## milestone1
module milestone1 (
	input logic CLOCK_50_I,                    
	input logic resetn,
	input  logic            M1_en,
	output  logic            M1_end,
	output logic   [17:0]   SRAM_address,
	input  logic   [15:0]   SRAM_read_data,
	output logic   [15:0]   SRAM_write_data,
	output logic            SRAM_we_n
);
make LEC_CHECK=0 CAP_MARGIN=20 CORE_MARGIN=2 CORE_UTILIZATION=70 CTS_CLUSTER_DIAMETER=235 CTS_CLUSTER_SIZE=41 HOLD_SLACK_MARGIN=0.29 MAX_ROUTING_LAYER=met4 PLACE_DENSITY_LB_ADDON=0.02 SETUP_SLACK_MARGIN=0.34 SLEW_MARGIN=20 finish   # period 6.55 ns
run.sh (not shown) runs the stock make flow with config.mk's settings and CLKGATE_MAP_FILE=.
The starting point died in global routing (5_1_grt), error GRT-0116.
==> next run, changes <==
- CORE_UTILIZATION: 70 -> 64
- CTS_CLUSTER_DIAMETER: 235 -> not set
- CTS_CLUSTER_SIZE: 41 -> not set
- HOLD_SLACK_MARGIN: 0.29 -> not set
- MAX_ROUTING_LAYER: met4 -> not set
- PLACE_DENSITY_LB_ADDON: 0.02 -> not set
- SETUP_SLACK_MARGIN: 0.34 -> not set
- clock period: 6.55 -> 10.9 ns (I/O delays scaled with it)
=>
- The changed run finished with timing, DRC and antenna clean
- die size is higher by 9.2%
- synthesized area stays the same
- synthesized cell count stays the same

* * *

Starting RTL as in the previous note.
make LEC_CHECK=0 CAP_MARGIN=15 CORE_MARGIN=2 CORE_UTILIZATION=72 CTS_CLUSTER_DIAMETER=398 CTS_CLUSTER_SIZE=95 PLACE_DENSITY=0.43 SLEW_MARGIN=20 finish   # period 7.06 ns
The first run stopped in global routing on GRT-0116.
==> next run, changes <==
CORE_UTILIZATION = 65   (was 72)
CTS_CLUSTER_DIAMETER = unset   (was 398)
CTS_CLUSTER_SIZE = unset   (was 95)
MAX_ROUTING_LAYER = met4   (was unset)
PLACE_DENSITY = unset   (was 0.43)
clock period = 8.43 ns   (was 7.06 ns; I/O delays follow)
The new run ended with an error in global routing with GRT-0232; die size rose by roughly a tenth; synthesized area stays the same; synthesized cell count does not change.
==> next run, changes <==
CORE_UTILIZATION = 71   (was 65)
PLACE_DENSITY = 0.65   (was unset)
SLEW_MARGIN = 30   (was 20)
clock period = 9.9 ns   (was 8.43 ns; I/O delays follow)
What happened: With this change the flow finished with negative setup slack left. Die size came out lower by 8.3%. Area after synthesis does not change. Synthesized cell count does not change.
==> next run, changes <==
CTS_CLUSTER_DIAMETER = 210   (was unset)
CTS_CLUSTER_SIZE = 31   (was unset)
MAX_ROUTING_LAYER = unset   (was met4)
PLACE_DENSITY = unset   (was 0.65)
SETUP_SLACK_MARGIN = -0.85   (was unset)
SLEW_MARGIN = 20   (was 30)
clock period = 8.61 ns   (was 9.9 ns; I/O delays follow)
=>
- With this change the flow never finished: it broke off in global routing
- area after synthesis does not change
- die size is unchanged
- synthesized cell count is unchanged

* * *

Setup of north:
Starting RTL as in the previous note.
clock: 9.26 ns
lec_check: 0
cap_margin: 20
core_margin: 2
core_utilization: 70
cts_cluster_diameter: 235
cts_cluster_size: 41
hold_slack_margin: 0.29
max_routing_layer: met4
place_density_lb_addon: 0.02
setup_slack_margin: 2.47
slew_margin: 20
Run status, north: aborted in global routing, error GRT-0232
For south, these inputs were changed with respect to north:
Settings: removing CTS_CLUSTER_DIAMETER (formerly 235); removing PLACE_DENSITY_LB_ADDON (formerly 0.02); changing CORE_UTILIZATION from 70 to 40; removing SETUP_SLACK_MARGIN (formerly 2.47); removing HOLD_SLACK_MARGIN (formerly 0.29); removing MAX_ROUTING_LAYER (formerly met4); removing CTS_CLUSTER_SIZE (formerly 41); changing the clock period (ns, I/O delays scaled along) from 9.26 to 13.0.
--- outcome ---
HPWL after detailed placement, south vs north: down by more than 10%
Pre-CTS worst setup slack on south is up relative to north.
Status: post-synthesis instance area parity (north, south)
When south is set beside north, its instance count after placement with tap cells included turns out to be 120 smaller.
south completed; timing, DRC and antenna clean
Changes observed in south relative to north: final RePlAce weighted congestion decreased 0.090; core region area increased 0.067 mm^2; depth of the CTS H-tree increased 2.
For the number of buffers created by CTS, south came in 58 higher than north did.
Compared to north, south was floorplanned on a bigger die.
For east, these inputs were changed with respect to south:
Settings: CAP_MARGIN changed from 20 to 30; MAX_ROUTING_LAYER newly set to met4; ABC_AREA newly set to 0; HOLD_SLACK_MARGIN newly set to 0.28; TNS_END_PERCENT newly set to 30; CORE_MARGIN changed from 2 to 4; GPL_ROUTABILITY_DRIVEN newly set to 0; GPL_TIMING_DRIVEN newly set to 0; CORE_ASPECT_RATIO newly set to 0.79; CORE_UTILIZATION changed from 40 to 38.
==> comparison <==
- east vs. south: number of vias in the routed layout saw an increase; wire length on met2 went up by about 6%; sequential fraction of total cell area now smaller.
- Status: count of unresolved DRC violations after routing parity (east, south)
- Lower count of cells along the worst register-to-register path among east and south: south
- Relative to south, final-layout clock-cell area share has decreased by 0.66 points in east.
- east against south: hold slack shows no meaningful change; post-detailed-routing wire length shows an increase of about 16%; horizontal extent of the die shows an increase of about 16%.
- In summary, east completed successfully, with a layout that passed the timing, DRC and antenna checks.
Modified inputs, west compared to east
Settings: swapping 0.79 for 0.89 in CORE_ASPECT_RATIO; swapping 4 for 3 in CORE_MARGIN; swapping 30 for 5 in TNS_END_PERCENT; swapping 0 for 1 in ABC_AREA.
## What came out
Diff east -> west | count of distinct cell types in the synthesized netlist | decrease of about 30%
Compared with east, largest net degree at the start of global routing in west decreased by a little under 10%.
Relative to east, global-route total usage across every layer increased by 1.6 points in west.
Routed wire length for west: 25000 um up relative to east
Relative to east, the normalized max-slew margin of west is lower by 2.9 points.
| data required time of the worst path | lower: east |
west vs. east: number of filler instances in the final layout picked up an extra 1786; antenna diode count went up 1.
The final design area excluding fillers in west sits 5.9% above the value recorded for east.
[inputs] middle vs west
Settings: swapping 30 for 20 in CAP_MARGIN; swapping 38 for 72 in CORE_UTILIZATION; swapping 3 for 2 in CORE_MARGIN; clearing GPL_ROUTABILITY_DRIVEN, which used to be 0; clearing CORE_ASPECT_RATIO, which used to be 0.89; clearing HOLD_SLACK_MARGIN, which used to be 0.28; clearing GPL_TIMING_DRIVEN, which used to be 0; clearing ABC_AREA, which used to be 1; clearing TNS_END_PERCENT, which used to be 5; swapping 13.0 for 8.37 in the clock period (ns, I/O delays scaled along).
Looking across middle and west, the single run that reached the end with no open violations was west.
[compare] base=west new=middle: area of placed instances now larger; area after synthesis now smaller; number of placement rows now smaller; die width now smaller; cell count after synthesis now smaller.

* * *

== rev 12 ==
Starting RTL as in the previous note.
Design milestone1, start of the top module:
module milestone1 (
	input logic CLOCK_50_I,                    
	input logic resetn,
	input  logic            M1_en,
	output  logic            M1_end,
	output logic   [17:0]   SRAM_address,
	input  logic   [15:0]   SRAM_read_data,
	output logic   [15:0]   SRAM_write_data,
	output logic            SRAM_we_n
);
typedef enum logic [6:0] {
  S_DELAY1,
	S_IDLE,
	IN_S_0,
	IN_S_1,
	IN_S_2,
	IN_S_3,
	IN_S_4,
	IN_S_5,
	IN_S_6,
	IN_S_7,
	IN_S_8,
	IN_S_9,
	IN_S_10,
	IN_S_11,
	IN_S_12,
	IN_S_13,
	IN_S_14,
	IN_S_15,
	IN_S_16,
	IN_S_17,
	IN_S_18,
	IN_S_19,
	IN_S_20,
	IN_S_21,
	CC_S0_0,
	CC_S0_1,
	CC_S0_2,
	CC_S0_3,
	CC_S0_4,
	CC_S0_5,
	CC_S1_0,
	CC_S1_1,
	CC_S1_2,
	CC_S1_3,
	CC_S1_4,
	CC_S1_5,
	EN_S_0,
	EN_S_1,
	EN_S_2,
	EN_S_3,
	EN_S_4,
	EN_S_5,
	EN_S_6,
	EN_S_7,
	EN_S_8,
	EN_S_9,
	EN_S_10,
	EN_S_11,
	EN_S_12,
	EN_S_13,
	EN_S_14,
	EN_S_15,
	EN_S_16,
	EN_S_17,
	EN_S_18,
	EN_S_19,
	EN_S_20,
	EN_S_21,
	EN_S_22,
	EN_S_23,
	EN_S_24,
	EN_S_25,
	EN_S_26,
	EN_S_27
} M1_state;
M1_state state;
parameter Yaddress = 18'd0,
Uaddress = 18'd38400,
Vaddress = 18'd57600,
RGBaddress = 18'd146944;
logic [17:0] data_counter;
logic [17:0] Y_counter;
logic [17:0] RGB_counter;
logic [17:0] U_counter; 
logic [9:0] Vert_count;
logic [9:0] Hori_count;
logic [15:0] Y;
logic [7:0] U [5:0];
logic [7:0] V [5:0];
logic [7:0] Ytest;
logic [7:0] Utest;
logic [7:0] Vtest;
logic [15:0] UPrime;
logic [15:0] VPrime;
logic [32:0] U_Even;
logic [32:0] U_Odd;
logic [32:0] V_Even;
logic [32:0] V_Odd;
logic [15:0] STORY;
logic [15:0] STORU;
logic [15:0] STORV;
logic [31:0] ans1;
logic [31:0] ans2;
logic [15:0] R;
logic [15:0] G;
logic [15:0] B;
logic [31:0] R0;
logic [31:0] G0;
logic [31:0] B0;
logic [31:0] R1;
logic [31:0] G1;
logic [31:0] B1;
logic [31:0] Mult_op_1, Mult_op_2, Mult_op_3, Mult_op_4, Mult_op_5, Mult_op_6, Mult_op_7, Mult_op_8;
logic [31:0] Mult_result1, Mult_result2, Mult_result3, Mult_result4;
logic [63:0] Mult_result_long1, Mult_result_long2, Mult_result_long3, Mult_result_long4;
assign Mult_result_long1 = Mult_op_1 * Mult_op_2;
assign Mult_result1 = Mult_result_long1[31:0];
assign Mult_result_long2 = Mult_op_3 * Mult_op_4;
  ...
clock: 13.0 ns
lec_check: 0
abc_area: 1
cap_margin: 20
core_margin: 2
core_utilization: 40
cts_cluster_diameter: 185
slew_margin: 20
For rev 13, these inputs were changed with respect to rev 12:
==> flow/config.mk <==
export PLATFORM = sky130hd
export DESIGN_NAME = milestone1
export DESIGN_NICKNAME = milestone1
export VERILOG_FILES = /design/flow/design.v
export SDC_FILE = /design/flow/constraint.sdc
export NUM_CORES = 4
export LEC_CHECK = 0
export CAP_MARGIN = 20
export CORE_MARGIN = 2
export CORE_UTILIZATION = 40
export SLEW_MARGIN = 20
==> flow/constraint.sdc <==
create_clock -name core_clock -period 12.5 [get_ports {CLOCK_50_I}]
set_input_delay 2.5000 -clock core_clock [delete_from_list [all_inputs] [get_ports {CLOCK_50_I}]]
set_output_delay 2.5000 -clock core_clock [all_outputs]
set_load 0.01 [all_outputs]
Notes after the runs:
Looking at worst hold slack, rev 13 sits 5.2 ps below rev 12.
Final worst setup slack is higher on rev 12
Going from rev 12 to rev 13, the final cell area excluding filler cells was found to have gone down by 5.3%.
Length of routed wiring on met1: lower on rev 13
Placed wire-length estimate on rev 13 is ahead of rev 12.
